==> v19 <==
// ATM_TOP
module ATM_TOP #(parameter  P_WIDTH = 16,
                            B_WIDTH = 20, 
							C_WIDTH = 6)
( 
    input   wire                    clk,
    input   wire                    rst,
	input wire [C_WIDTH-1:0]         card_number,
	input wire                       card_in,
    input wire                      button_0,
    input wire                      button_1,
    input wire                      button_2,
    input wire                      button_3,
    input wire                      button_4,
    input wire                      button_5,
    input wire                      button_6,
    input wire                      button_7,
    input wire                      button_8,
    input wire                      button_9,
    input wire                      enter_button,
    input wire                      cancel_button,
    input wire                      withdraw_button,
    input wire                      deposit_button,
    input wire                      show_balance,
	input wire                      another_service,
    input wire                      English_button,
    input wire                      Arabic_button,
	input wire                      multiple_100_button,
    input wire                      multiple_1000_button,
    input wire     [B_WIDTH-1:0]     actual_deposit_value,
	input wire [31:0]                threshold,
	output wire	                         card_out,
  ...
Settings: LEC_CHECK=0, ABC_AREA=0, CAP_MARGIN=20, CORE_MARGIN=2, CORE_UTILIZATION=71, CTS_CLUSTER_DIAMETER=229, CTS_CLUSTER_SIZE=75, MAX_ROUTING_LAYER=met4, PLACE_DENSITY_LB_ADDON=0.01, SETUP_SLACK_MARGIN=0.91, SLEW_MARGIN=20; clock period 3.12 ns.
run.sh (not shown) runs the stock make flow with config.mk's settings and CLKGATE_MAP_FILE=.
==> v39: changes against v19 <==
- ABC_AREA: 0 -> unset
- CORE_UTILIZATION: 71 -> 40
- CTS_CLUSTER_DIAMETER: 229 -> unset
- CTS_CLUSTER_SIZE: 75 -> unset
- MAX_ROUTING_LAYER: met4 -> unset
- PLACE_DENSITY_LB_ADDON: 0.01 -> unset
- SETUP_SLACK_MARGIN: 0.91 -> 1.37
==> flow/constraint.sdc (replaced) <==
create_clock -name core_clock -period 5.35 [get_ports {clk}]
set_input_delay 1.0700 -clock core_clock [delete_from_list [all_inputs] [get_ports {clk}]]
set_output_delay 1.0700 -clock core_clock [all_outputs]
set_load 0.01 [all_outputs]
==> v28: changes against v19 <==
- CORE_UTILIZATION: 71 -> 72
- CTS_CLUSTER_DIAMETER: 229 -> 196
- CTS_CLUSTER_SIZE: 75 -> 13
- MAX_ROUTING_LAYER: met4 -> unset
- PLACE_DENSITY_LB_ADDON: 0.01 -> 0.28
- SETUP_SLACK_MARGIN: 0.91 -> 0.94
==> flow/constraint.sdc (replaced) <==
create_clock -name core_clock -period 3.39 [get_ports {clk}]
set_input_delay 0.6780 -clock core_clock [delete_from_list [all_inputs] [get_ports {clk}]]
set_output_delay 0.6780 -clock core_clock [all_outputs]
set_load 0.01 [all_outputs]
==> summary of the runs <==
- v39 completed with no timing, DRC or antenna violations. v19 ended with an error in clock tree synthesis (4_1_cts) (DPL-0033). v28 stopped in global routing (5_1_grt) (GRT-0232).
- The lowest die area belongs to v28, the highest to v39.
- In synthesized cell count, v39 and v19 do not differ.
- In area after synthesis, v28 and v39 do not differ.


==> branch harbor <==
ATM_TOP again, from the RTL that the note above started with.
Settings: LEC_CHECK=0, ABC_AREA=0, CAP_MARGIN=20, CELL_PAD_IN_SITES_GLOBAL_PLACEMENT=2, CORE_MARGIN=8, CORE_UTILIZATION=40, CTS_CLUSTER_DIAMETER=155, CTS_CLUSTER_SIZE=14, SETUP_SLACK_MARGIN=0.53, SLEW_MARGIN=20, TNS_END_PERCENT=85; clock period 6.0 ns.
==> branch tundra (differences from branch harbor) <==
==> flow/config.mk (replaced) <==
export PLATFORM = sky130hd
export DESIGN_NAME = ATM_TOP
export DESIGN_NICKNAME = ATM_TOP
export VERILOG_FILES = /design/flow/design.v
export SDC_FILE = /design/flow/constraint.sdc
export NUM_CORES = 4
export LEC_CHECK = 0
export CAP_MARGIN = 20
export CORE_MARGIN = 2
export CORE_UTILIZATION = 15
export SLEW_MARGIN = 20
==> flow/constraint.sdc (replaced) <==
create_clock -name core_clock -period 7.4 [get_ports {clk}]
set_input_delay 1.4800 -clock core_clock [delete_from_list [all_inputs] [get_ports {clk}]]
set_output_delay 1.4800 -clock core_clock [all_outputs]
set_load 0.01 [all_outputs]
==> results <==
metric                                                          branch harbor                     branch tundra
Sequential power share                                                  49.4%                             44.2%
Number of non-clock buffers                                               139                               133
Crit-path slowest cell                                 sky130_fd_sc_hd__or4_1  sky130_fd_sc_hd__clkdlybuf4s50_1
Synthesis-to-layout area growth                                         13.7%                             23.0%
Pwr Total                                                             5.51 mW                           5.00 mW
Sequential cell area share                                              42.4%                             39.2%
Leakage dissipation                                                   9.09 nW                           9.30 nW
Share of cell area taken by multi-input logic gates                     42.7%                             39.4%
Utilization after layout                                                46.0%                             18.6%
Result of the run                                              finished clean                    finished clean
Global routing usage summed across all routing layers                   20.2%                             8.21%
Portion of the layout cell area used by clock cells                     4.06%                             5.79%
Count of filler cells inserted in the layout                             4329                             13.4k
Routed metal-1 wire length                                           26600 um                          24700 um
Worst VDD drop                                                       0.224 mV                          0.140 mV
Switching part of the total power                                       29.1%                             27.9%
No activity file was given, so power comes from the tool's default toggle rates.
